JK:
## magnitude_wrapper
module magnitude_wrapper(
	input aclk,
	input aresetn,
	input s_i_data_valid,
	output reg s_o_data_ready,
	input [31:0] s_i_data,
	output reg m_o_data_valid,
	input m_i_data_ready,
	output reg [31:0] m_o_data
    );
Size in the first run: ~1800 cells after synthesis, about 100 flip-flops, roughly 70 I/O pins, about 19000 µm² of cells after synthesis.
clock: 11.4 ns
lec_check: 0
cap_margin: 30
core_margin: 2
core_utilization: 22
cts_cluster_diameter: 185
cts_cluster_size: 95
setup_slack_margin: -0.36
slew_margin: 20
tns_end_percent: 5
run.sh (not shown) runs the stock make flow with config.mk's settings and CLKGATE_MAP_FILE=.
Relative to JK, the following input files were edited for MS:
Settings: CTS_CLUSTER_SIZE removed (was 95); CTS_CLUSTER_DIAMETER removed (was 185); CELL_PAD_IN_SITES_DETAIL_PLACEMENT newly set to 2; MIN_ROUTING_LAYER newly set to met2; CAP_MARGIN changed from 30 to 15; CORE_UTILIZATION changed from 22 to 32; TNS_END_PERCENT removed (was 5).
- The met3 demand-to-capacity share in global routing number comes out higher for MS vs JK.
- Relative to JK, the non-clock buffer count measured on MS has decreased slightly.
- Die area, MS vs JK: down by more than a quarter
- Comparing JK and MS, instance count on the critical path is lower on MS.
- Met1 usage: MS vs JK down 11 points
- Re max-cap check violation count: no difference whatsoever between JK and MS.
- Re insertion delay at the late pin of the worst-skew pair: JK and MS aren't equal, and the higher value belongs to MS.
Relative to MS, the following input files were edited for AL:
Settings: a change of CORE_UTILIZATION from 32 to 22; a change of CAP_MARGIN from 15 to 30; a change of SLEW_MARGIN from 20 to 5; a deleted MIN_ROUTING_LAYER that had been met2; an added ABC_AREA of 1; an added CTS_CLUSTER_SIZE of 100; an added CORE_ASPECT_RATIO of 1.9; an added CTS_CLUSTER_DIAMETER of 268; a deleted CELL_PAD_IN_SITES_DETAIL_PLACEMENT that had been 2.
Results
- MS -> AL: critical path depth increased by a few percent
- On AL: buffer-and-inverter tally for the worst setup path is 1 higher than what MS gave.
- Total iterations of the first detailed-routing run (lower): AL
- MS → AL: net count entering floorplan +18%, initial antenna violation count -8.

---

Setup of run 1:
magnitude_wrapper again, from the RTL that the note above started with.
## magnitude_wrapper
module magnitude_wrapper(
	input aclk,
	input aresetn,
	input s_i_data_valid,
	output reg s_o_data_ready,
	input [31:0] s_i_data,
	output reg m_o_data_valid,
	input m_i_data_ready,
	output reg [31:0] m_o_data
    );
clock: 6.71 ns
lec_check: 0
abc_area: 1
cap_margin: 20
core_margin: 2
core_utilization: 72
cts_cluster_diameter: 354
cts_cluster_size: 72
place_density_lb_addon: 0.01
setup_slack_margin: 1.94
slew_margin: 20
[inputs] run 2 vs run 1
Settings: CORE_UTILIZATION: 72 -> 40; ABC_AREA: 1 -> unset; CTS_CLUSTER_SIZE: 72 -> unset; SETUP_SLACK_MARGIN: 1.94 -> unset; PLACE_DENSITY_LB_ADDON: 0.01 -> unset; CTS_CLUSTER_DIAMETER: 354 -> unset; the clock period (ns, I/O delays scaled along): 6.71 -> 10.0.
Notes after the runs:
- The area overhead of the layout relative to synthesis in run 2 was lower than what run 1 gave.
- Run 2 against run 1: maximum frequency went down, final cycle utilization of the critical path went down.
- For run 1, the slowest cell on the critical path was sky130_fd_sc_hd__fa_1, unlike run 2, where it was sky130_fd_sc_hd__edfxtp_1.
- Setup slack: run 2 > run 1
- Of run 2 and run 1, the run reporting the higher instance count on the critical path was run 2.
- Area of the placeable core: run 2 > run 1
Modified inputs, run 3 compared to run 2
Settings: MAX_ROUTING_LAYER now met4, previously not set; CELL_PAD_IN_SITES_GLOBAL_PLACEMENT now 1, previously not set; SETUP_SLACK_MARGIN now 1.86, previously not set; CTS_CLUSTER_DIAMETER now 228, previously not set; CTS_CLUSTER_SIZE now 61, previously not set; CORE_UTILIZATION now 35, was 40; PLACE_DENSITY_LB_ADDON now 0.27, previously not set; CORE_MARGIN now 7, was 2; GPL_TIMING_DRIVEN now 0, previously not set.
--- outcome ---
- Number of cells traversed by the worst register-to-register path for run 3 is higher than for run 2.
- Against run 2 as the reference, run 3 delivers a lower signal arrival time at the worst endpoint.
- When run 3 is set beside run 2, its first-pass GRT wire length turns out to be about 8% larger.
- Run 3 completed; timing, DRC and antenna clean
- Taking run 2 as the reference, in run 3 worst path required time has remained practically unchanged; number of placed cells counting well taps has increased.
What run 4 does differently from run 3 at the input level:
Settings: PLACE_DENSITY_LB_ADDON: 0.27 -> unset; CORE_ASPECT_RATIO: unset -> 1.32; GPL_TIMING_DRIVEN: 0 -> 1; CORE_UTILIZATION: 35 -> 19; CELL_PAD_IN_SITES_GLOBAL_PLACEMENT: 1 -> unset; SETUP_SLACK_MARGIN: 1.86 -> unset; CTS_CLUSTER_SIZE: 61 -> unset; CORE_MARGIN: 7 -> 9; MAX_ROUTING_LAYER: met4 -> unset; CTS_CLUSTER_DIAMETER: 228 -> 97; MIN_ROUTING_LAYER: unset -> met2; GPL_ROUTABILITY_DRIVEN: unset -> 0.
Notes after the runs:
Diff run 4 and run 3: core utilization before placement lower in run 4
| area of the multi-input gates | run 3 vs run 4 | ≈ equal |
As far as synthesized cell count goes, run 4 and run 3 are indistinguishable; the numbers are identical.
On run 4: fraction of standard cell area in multi-input logic is 1.3 points lower than what run 3 gave.
Run 4 vs run 3: share of final layout cell area taken by non-clock buffers down in run 4
Between run 4 and run 3, it is run 4 whose final routed wire length divided by cell count is lower, by about 12%.
Max capacitance violation total of run 3 is on par with run 4.
#### Input delta (run 5 over run 4)
Settings: GPL_ROUTABILITY_DRIVEN removed (was 0); GPL_TIMING_DRIVEN changed from 1 to 0; CORE_UTILIZATION changed from 19 to 35; SETUP_SLACK_MARGIN newly set to 0.67; CTS_CLUSTER_SIZE newly set to 15; CORE_ASPECT_RATIO removed (was 1.32); PLACE_DENSITY_LB_ADDON newly set to 0.27; CORE_MARGIN changed from 9 to 2; MIN_ROUTING_LAYER removed (was met2); CTS_CLUSTER_DIAMETER changed from 97 to 228.
- [compare] base=run 4 new=run 5: total die size now sits lower; number of stages on the worst setup path now sits higher.
What run 6 does differently from run 5 at the input level:
Settings: setting ABC_AREA to 1 for the first time; changing CORE_MARGIN from 2 to 7; removing PLACE_DENSITY_LB_ADDON (formerly 0.27); setting HOLD_SLACK_MARGIN to 0.06 for the first time; changing CORE_UTILIZATION from 35 to 69; removing GPL_TIMING_DRIVEN (formerly 0); changing SLEW_MARGIN from 20 to 25; changing CTS_CLUSTER_SIZE from 15 to 100; changing SETUP_SLACK_MARGIN from 0.67 to -1.0; changing CTS_CLUSTER_DIAMETER from 228 to 310; setting CORE_ASPECT_RATIO to 0.5 for the first time.
- Looking at cell at the slowest stage of the critical path, the sky130_fd_sc_hd__o41ai_1 result is from run 5; the sky130_fd_sc_hd__edfxtp_1 one comes from run 6.
- Taking run 5 as the reference, in run 6 register-to-register slack picked up an extra 1.46 ns; placer congestion estimate shows an increase of 0.075; synthesized netlist net count shows an increase of 440.
- NOTE: end-of-flow core utilization in run 6 exceeds that of run 5
- Taking run 5 as 1.0, run 6 lands at 0.56 on number of well-tap cells placed.
- Run 6 ended up with a lower shortest clock period the worst path allows after layout than run 5 did.
- Via count (run 6 vs. run 5) increases by more than 10%
- Side by side, insertion delay to the later sink of the worst-skew pair turned out lower in run 6 than in run 5.
- Initial antenna violation count | run 6 below run 5
- On floorplan die area, run 5 loses to run 6.
